==> flow/design.v (excerpt) <==
module router #(
    parameter AXIS_DATA_WIDTH = 40,
    parameter ID_WIDTH = 4,
    parameter CHANNEL_NUMBER = 5,
    parameter BUFFER_LENGTH = 8,
    parameter MAX_ROUTERS_X = 4,
    parameter MAX_ROUTERS_X_WIDTH
    = $clog2(MAX_ROUTERS_X),
    parameter MAX_ROUTERS_Y = 4,
    parameter MAX_ROUTERS_Y_WIDTH
    = $clog2(MAX_ROUTERS_Y),
    parameter ROUTER_X = 1,
    parameter ROUTER_Y = 2,
    parameter STRB_WIDTH = AXIS_DATA_WIDTH/8
)(
    input  clk_i, rst_n_i,
    input  logic [CHANNEL_NUMBER*AXIS_DATA_WIDTH-1:0] in_tdata_i,
    input  logic [CHANNEL_NUMBER*STRB_WIDTH-1:0]      in_tstrb_i,
    input  logic [CHANNEL_NUMBER*STRB_WIDTH-1:0]      in_tkeep_i,
    input  logic [CHANNEL_NUMBER-1:0]                 in_tlast_i,
    input  logic [CHANNEL_NUMBER*ID_WIDTH-1:0]        in_tid_i,
    input  logic [CHANNEL_NUMBER-1:0]                 in_tvalid_i,
    output logic [CHANNEL_NUMBER-1:0]                 in_tready_o,
    output logic [CHANNEL_NUMBER*AXIS_DATA_WIDTH-1:0] out_tdata_o,
    output logic [CHANNEL_NUMBER*STRB_WIDTH-1:0]      out_tstrb_o,
    output logic [CHANNEL_NUMBER*STRB_WIDTH-1:0]      out_tkeep_o,
    output logic [CHANNEL_NUMBER-1:0]                 out_tlast_o,
  ...
Settings: LEC_CHECK=0, CAP_MARGIN=20, CORE_ASPECT_RATIO=1.54, CORE_MARGIN=2, CORE_UTILIZATION=70, CTS_CLUSTER_SIZE=41, PLACE_DENSITY_LB_ADDON=0.0, SETUP_SLACK_MARGIN=1.21, SLEW_MARGIN=20, TNS_END_PERCENT=5; clock period 4.11 ns.
run.sh (not shown) runs the stock make flow with config.mk's settings and CLKGATE_MAP_FILE=.
The starting point ran to the end with violations: setup timing.
Next try:
Settings changed: ABC_AREA set to 1, CORE_ASPECT_RATIO 1.54 to 1.26, CORE_UTILIZATION 70 to 72, CTS_CLUSTER_DIAMETER set to 394, CTS_CLUSTER_SIZE 41 to 18, MAX_ROUTING_LAYER set to met4, PLACE_DENSITY set to 0.6, PLACE_DENSITY_LB_ADDON 0.0 to unset, SETUP_SLACK_MARGIN 1.21 to 1.13.
Result: The changed run reached the layout checks and failed them: setup timing; clock-buffer cell count is lower by 19; global-route usage rises by 1.7 points; worst hold slack gains 46 ps; setup slack gains 300 ps; utilization came out higher by 2.5 points; clock skew goes down by 11 ps; first-iteration DRC count climbs by well over a third; wire length hardly moves.
Next try:
Settings changed: ABC_AREA 1 to unset, CORE_ASPECT_RATIO 1.26 to unset, CORE_UTILIZATION 72 to 70, CTS_CLUSTER_DIAMETER 394 to unset, CTS_CLUSTER_SIZE 18 to 41, MAX_ROUTING_LAYER met4 to unset, PLACE_DENSITY 0.6 to unset, PLACE_DENSITY_LB_ADDON set to 0.0, SETUP_SLACK_MARGIN 1.13 to 1.21, TNS_END_PERCENT 5 to unset.
Result:
- The new run ran to the end with violations: setup timing
- final cell count drops by 26%
- die size rose by 0.36%
- sequential share of layout area climbs by 0.38 points
- critical path depth shrinks by 2
- core utilization fell by 0.94 points
- register-to-register slack loses 320 ps

========
== lane 1 ==
Starting RTL as in the previous note.
clock: 4.11 ns
lec_check: 0
cap_margin: 15
core_margin: 2
core_utilization: 72
cts_cluster_size: 41
hold_slack_margin: 0.29
place_density_lb_addon: 0.0
setup_slack_margin: 1.02
slew_margin: 20
In lane 1 the implementation ran to completion but is not tape-out ready, as the final checks report max-capacitance violations, max-slew violations, negative setup slack.
[inputs] lane 2 vs lane 1
- swapping 1.02 for 0.45 in SETUP_SLACK_MARGIN
- swapping 72 for 70 in CORE_UTILIZATION
- clearing HOLD_SLACK_MARGIN, which used to be 0.29
- swapping 15 for 20 in CAP_MARGIN
- clearing PLACE_DENSITY_LB_ADDON, which used to be 0.0
[summary]
Lane 2 -> stages 100% | layout checks FAIL | negative setup slack
The final non-filler cell area of lane 2 is higher than that of lane 1.
gen_fifos[0].q.read_ptr[0] as the worst setup path startpoint was reported by lane 2, and gen_fifos[1].q.read_ptr[1] by lane 1.
out_tdata_o[186] as the worst setup path endpoint was reported by lane 2, and out_tdata_o[192] by lane 1.
Lane 2 against lane 1: clock period minus worst slack shows a reduction of 0.73 ns; combinational fraction of the cell area went down 0.21 points; worst hold margin now sits lower.
## Diff of input files: lane 3 against lane 2
- PLACE_DENSITY now 0.6, previously not set
- ABC_AREA now 1, previously not set
- CTS_CLUSTER_SIZE no longer set, was 41
- SETUP_SLACK_MARGIN no longer set, was 0.45
- CORE_UTILIZATION now 72, was 70
- the clock period (ns, I/O delays scaled along) now 6.3, was 4.11
Notes after the runs:
- Lane 3 finished all stages; however, its layout fails the closing checks, the failures being negative setup slack.
- Lane 3: number of multi-input logic gates 2583 above lane 2
- Detailed-routed wire length on met3: lane 3 lower than lane 2
- As of lane 3, wire length of the first global-routing pass had fallen by a few percent compared to lane 2.
The inputs of lane 4 differ from those of lane 3 as listed below.
- a deleted ABC_AREA that had been 1
- a deleted PLACE_DENSITY that had been 0.6
- an added SETUP_SLACK_MARGIN of 0.93
- a change of CORE_UTILIZATION from 72 to 69
- an added CTS_CLUSTER_SIZE of 41
- a change of the clock period (ns, I/O delays scaled along) from 6.3 to 4.11
Findings:
Against lane 3, detailed-placement wirelength estimate in lane 4 came out better. Lane 4 completed end to end; final checks failed (negative setup slack). For the synthesis-to-layout area growth, lane 4 came in 7.7 points higher than lane 3 did. The main kind of combinational logic by area comes out AND-OR/OR-AND gates in one run and multiplexers in the other, namely in lane 3 and lane 4 respectively. Lane 3 → lane 4: clock-buffer cell count up 21; number of endpoints with negative hold slack in the final report essentially unchanged. Going from lane 3 to lane 4, non-filler instance count after layout lost 23%, met2 global-route usage picked up an extra 4.4 points, synthesized instance count lost 2982. Lane 3 → lane 4: number of non-clock buffers grew by about 43%, worst hold slack shrank by 0.35 ns.

========
router again, from the RTL that the note above started with.
Settings: LEC_CHECK=0, CAP_MARGIN=5, CORE_MARGIN=2, CORE_UTILIZATION=72, CTS_CLUSTER_DIAMETER=29, MAX_ROUTING_LAYER=met4, SETUP_SLACK_MARGIN=0.24, SLEW_MARGIN=20; clock period 3.92 ns.
The first run failed in clock tree synthesis, error DPL-0033.
Next try:
==> flow/config.mk (replaced) <==
export PLATFORM = sky130hd
export DESIGN_NAME = router
export DESIGN_NICKNAME = router
export VERILOG_FILES = /design/flow/design.v
export SDC_FILE = /design/flow/constraint.sdc
export NUM_CORES = 4
export LEC_CHECK = 0
export CAP_MARGIN = 20
export CORE_MARGIN = 2
export CORE_UTILIZATION = 45
export PLACE_DENSITY = 0.6
export SLEW_MARGIN = 20
==> flow/constraint.sdc (replaced) <==
create_clock -name core_clock -period 7.4 [get_ports {clk_i}]
set_input_delay 1.4800 -clock core_clock [delete_from_list [all_inputs] [get_ports {clk_i}]]
set_output_delay 1.4800 -clock core_clock [all_outputs]
set_load 0.01 [all_outputs]
This time the run completed with no timing, DRC or antenna violations.
Synthesized cell count does not change.
Die area is higher by 59%.
Synthesized area is unchanged.

========
oak:
Starting RTL as in the previous note.
Settings: LEC_CHECK=0, CAP_MARGIN=20, CORE_MARGIN=2, CORE_UTILIZATION=66, SETUP_SLACK_MARGIN=1.63, SLEW_MARGIN=20; clock period 6.5 ns.
Nothing crashed in oak and all stages finished; the problem is that the final layout failed, the offending checks being setup timing.
Modified inputs, pine compared to oak
# oak
export LEC_CHECK = 0
export CAP_MARGIN = 20
export CORE_MARGIN = 2
export CORE_UTILIZATION = 66
export SETUP_SLACK_MARGIN = 1.63
export SLEW_MARGIN = 20
create_clock -name core_clock -period 6.5 [get_ports {clk_i}]
# pine
export LEC_CHECK = 0
export CAP_MARGIN = 20
export CORE_MARGIN = 2
export CORE_UTILIZATION = 69
export CTS_CLUSTER_SIZE = 31
export PLACE_DENSITY = 0.6
export SLEW_MARGIN = 20
create_clock -name core_clock -period 4.23 [get_ports {clk_i}]
==> comparison <==
- The flow for pine finished, though final verification flagged setup timing.
- Compared with oak, pine shows a non-clock buffer count in the final layout that is 36% higher.
- Design area, oak and pine: lower on oak
- The total negative slack in pine sits 536.90 ns below the value recorded for oak.
- The sequential cell area share of pine falls short of that of oak by 1.6 points.
- Going from oak to pine, floorplan-stage core utilization grows by 3.0 points.
- NOTE: global-route wire length before repair in pine exceeds that of oak
- Delta (pine minus oak): starting DRC count in detailed routing picked up an extra 3559; relative area change from synthesis to final layout picked up an extra 3.4 points; remaining global-route overflow neither gained nor lost much; cell count picked up an extra 276.
Input changes introduced in birch (baseline for comparison: pine):
# pine
export LEC_CHECK = 0
export CAP_MARGIN = 20
export CORE_MARGIN = 2
export CORE_UTILIZATION = 69
export CTS_CLUSTER_SIZE = 31
export PLACE_DENSITY = 0.6
export SLEW_MARGIN = 20
create_clock -name core_clock -period 4.23 [get_ports {clk_i}]
# birch
export LEC_CHECK = 0
export CAP_MARGIN = 20
export CORE_MARGIN = 2
export CORE_UTILIZATION = 66
export MAX_ROUTING_LAYER = met4
export PLACE_DENSITY = 0.6
export SLEW_MARGIN = 20
export TNS_END_PERCENT = 5
create_clock -name core_clock -period 4.75 [get_ports {clk_i}]
==> results <==
Layout checks on birch: not met. Flow itself completed; violations: setup timing. Going from pine to birch, TritonCTS buffer count grew by a few percent. The initial detailed-routing violation count of birch falls short of that of pine by 4405. Diff pine -> birch: number of buffer and inverter instances along the worst setup path +3; final wirelength -about 22%. pine ended up with more cell instances than birch did. NOTE: number of logic stages on the critical path including buffering in birch exceeds that of pine.

========
## run A
Starting RTL as in the previous note.
clock: 4.11 ns
lec_check: 0
cap_margin: 5
core_aspect_ratio: 0.53
core_margin: 2
core_utilization: 72
cts_cluster_size: 41
place_density_lb_addon: 0.0
setup_slack_margin: 1.21
slew_margin: 20
Status: run A FAILED at detailed placement (tool error)
Input-level comparison between run B and run A:
Settings: removing SETUP_SLACK_MARGIN (formerly 1.21); removing PLACE_DENSITY_LB_ADDON (formerly 0.0); setting CTS_CLUSTER_DIAMETER to 394 for the first time; setting PLACE_DENSITY to 0.6 for the first time; removing CTS_CLUSTER_SIZE (formerly 41); setting ABC_AREA to 1 for the first time; changing CAP_MARGIN from 5 to 20; removing CORE_ASPECT_RATIO (formerly 0.53); changing the clock period (ns, I/O delays scaled along) from 4.11 to 4.44.
==> comparison <==
Of run B and run A, none finishes clean. Run A never completed; the flow aborted with a tool error in detailed placement. Comparing run A against run B, there is no change at all in port buffer count. Run B has total standard cell area after synthesis above what run A had. Going from run A to run B, average cell area after synthesis -7.7 sq um, weighted congestion at the end of routability-driven global placement increased 0.017, site row count saw an increase, area enclosed by the die boundary now sits higher, area of the core region went up. Run B ended up with a lower number of library cell types mapped by synthesis than run A did. Horizontal extent of the die delta for run B relative to run A: 26% lower. Run B vs run A — synthesized cell count climbed by more than half.
Setup changes, run B to run C
Settings: removing ABC_AREA (formerly 1); changing CORE_UTILIZATION from 72 to 66; removing CTS_CLUSTER_DIAMETER (formerly 394); changing the clock period (ns, I/O delays scaled along) from 4.44 to 5.83.
==> results <==
Run comparison: run B largest family of logic cells by area AND-OR/OR-AND gates; run C largest family of logic cells by area multiplexers. Lower aggregate global-route resource usage among run B and run C: run C. Relative to run B, the met1 track demand over resource in global routing of run C is lower by 16 points. Run C: flow complete, layout not clean; failing: setup timing. Run C gives more register-to-register slack than run B did. Run C against run B: combinational gate area has decreased; part of the Yosys area used for sequential elements has increased; total CTS buffers has increased.
#### Input delta (run D over run C)
Settings: setting MAX_ROUTING_LAYER to met4 for the first time; changing CORE_UTILIZATION from 66 to 72; changing the clock period (ns, I/O delays scaled along) from 5.83 to 4.78.
## What came out
Run D: it failed during global routing, and the tool reported ODB-0269.
[compare] base=run C new=run D: synthesized cell area roughly the same; floorplan die width shows a reduction of about 4%; initial standard-cell utilization of the core rose 6.2 points; cell count after placement flat.
Diff run D and run C: height of the die lower in run D
In the flow results for run D and run C, the half-perimeter wire length of the detailed placement result is larger on run D.
In run D the routability-driven placement congestion ratio turned out about 8% higher than in run C.
Number of H-tree levels: run C vs run D identical
As of run D, number of cell rows had fallen by a few percent compared to run C.
> inputs changed (run D -> run E)
Settings: swapping 72 for 66 in CORE_UTILIZATION; swapping 20 for 40 in CAP_MARGIN; swapping 4.78 for 4.75 in the clock period (ns, I/O delays scaled along).
[summary]
- STATUS run=run E STAGES=ALL_DONE FINAL_CHECKS=FAILED CAUSE=setup timing
- From run D to run E, number of hold-repair buffers added at the cts stage did not move at all.
- Run E vs run D: quantity of gates resized following cts down in run E
- Post-DP HPWL is higher on run D
- Number of placed instances, taps included on run E is up relative to run D.
[inputs] run F vs run E
Settings: MAX_ROUTING_LAYER removed (was met4); CAP_MARGIN changed from 40 to 20; the clock period (ns, I/O delays scaled along) changed from 4.75 to 4.11.
--- outcome ---
Run E ended up with out_tstrb_o[21] as its last element of the critical path; run F ended up with out_tdata_o[150]. From run F to run E, number of levels the H-tree was split into did not move at all. Run F: clock skew higher than run E. [flow] run F | stages: complete | final checks: fail | reason: setup timing. Number of setup buffers added after CTS ends up lower on run E. Between run E and run F, the non-clock buffer instance count of the final layout is higher for run F. Status: count of final hold-check violations parity (run E, run F). On vertical extent of the die, run E and run F are basically level. The cell area of run F exceeds that of run E by 1500 sq um. Between run E and run F, the flow reports mean routed wirelength per cell increasing by a few percent.

========
Starting RTL as in the previous note.
==> flow/config.mk <==
export PLATFORM = sky130hd
export DESIGN_NAME = router
export DESIGN_NICKNAME = router
export VERILOG_FILES = /design/flow/design.v
export SDC_FILE = /design/flow/constraint.sdc
export NUM_CORES = 4
export LEC_CHECK = 0
export ABC_AREA = 0
export CAP_MARGIN = 20
export CELL_PAD_IN_SITES_GLOBAL_PLACEMENT = 3
export CORE_ASPECT_RATIO = 1.64
export CORE_MARGIN = 2
export CORE_UTILIZATION = 41
export HOLD_SLACK_MARGIN = 0.24
export MAX_ROUTING_LAYER = met4
export MIN_ROUTING_LAYER = met1
export PLACE_DENSITY = 0.7
export SETUP_SLACK_MARGIN = 0.2
export SLEW_MARGIN = 20
export TNS_END_PERCENT = 85
==> flow/constraint.sdc <==
create_clock -name core_clock -period 9.99 [get_ports {clk_i}]
set_input_delay 1.9980 -clock core_clock [delete_from_list [all_inputs] [get_ports {clk_i}]]
set_output_delay 1.9980 -clock core_clock [all_outputs]
set_load 0.01 [all_outputs]
The baseline completed without violations.
Then changed:
- ABC_AREA: 0 -> not set
- CELL_PAD_IN_SITES_GLOBAL_PLACEMENT: 3 -> not set
- CORE_ASPECT_RATIO: 1.64 -> not set
- CORE_UTILIZATION: 41 -> 45
- HOLD_SLACK_MARGIN: 0.24 -> not set
- MAX_ROUTING_LAYER: met4 -> not set
- MIN_ROUTING_LAYER: met1 -> not set
- PLACE_DENSITY: 0.7 -> 0.6
- SETUP_SLACK_MARGIN: 0.2 -> not set
- TNS_END_PERCENT: 85 -> not set
- clock period: 9.99 -> 7.5 ns (I/O delays scaled with it)
Cell count decreases by a few percent.
Routed wire length decreases by a little under a tenth.
Die area decreases by a little under a tenth.
Clock-buffer cell count increases by 1.
Then changed:
- ABC_AREA: not set -> 0
- CELL_PAD_IN_SITES_GLOBAL_PLACEMENT: not set -> 2
- CORE_ASPECT_RATIO: not set -> 1.35
- CORE_MARGIN: 2 -> 4
- CORE_UTILIZATION: 45 -> 55
- CTS_CLUSTER_DIAMETER: not set -> 157
- GPL_TIMING_DRIVEN: not set -> 0
- MIN_ROUTING_LAYER: not set -> met2
- PLACE_DENSITY: 0.6 -> not set
- PLACE_DENSITY_LB_ADDON: not set -> 0.17
- SLEW_MARGIN: 20 -> 15
- TNS_END_PERCENT: not set -> 25
Result: Now the flow finished with negative setup slack left; final area increases slightly; first-iteration DRC count climbs to 3.3 times its value; wire length grows by a little under a tenth; worst hold slack gains 0.0072 ns; core utilization is higher by 13 points; count of clock-buffer cells in the layout is lower by 10; non-clock buffer count is higher by 315; die area decreases by about a fifth; clock skew falls by 0.025 ns.
Then changed:
- CTS_CLUSTER_DIAMETER: 157 -> 314
- HOLD_SLACK_MARGIN: not set -> -0.09
- TNS_END_PERCENT: 25 -> 5
Result: The new run finished with negative setup slack left; area after synthesis does not change.
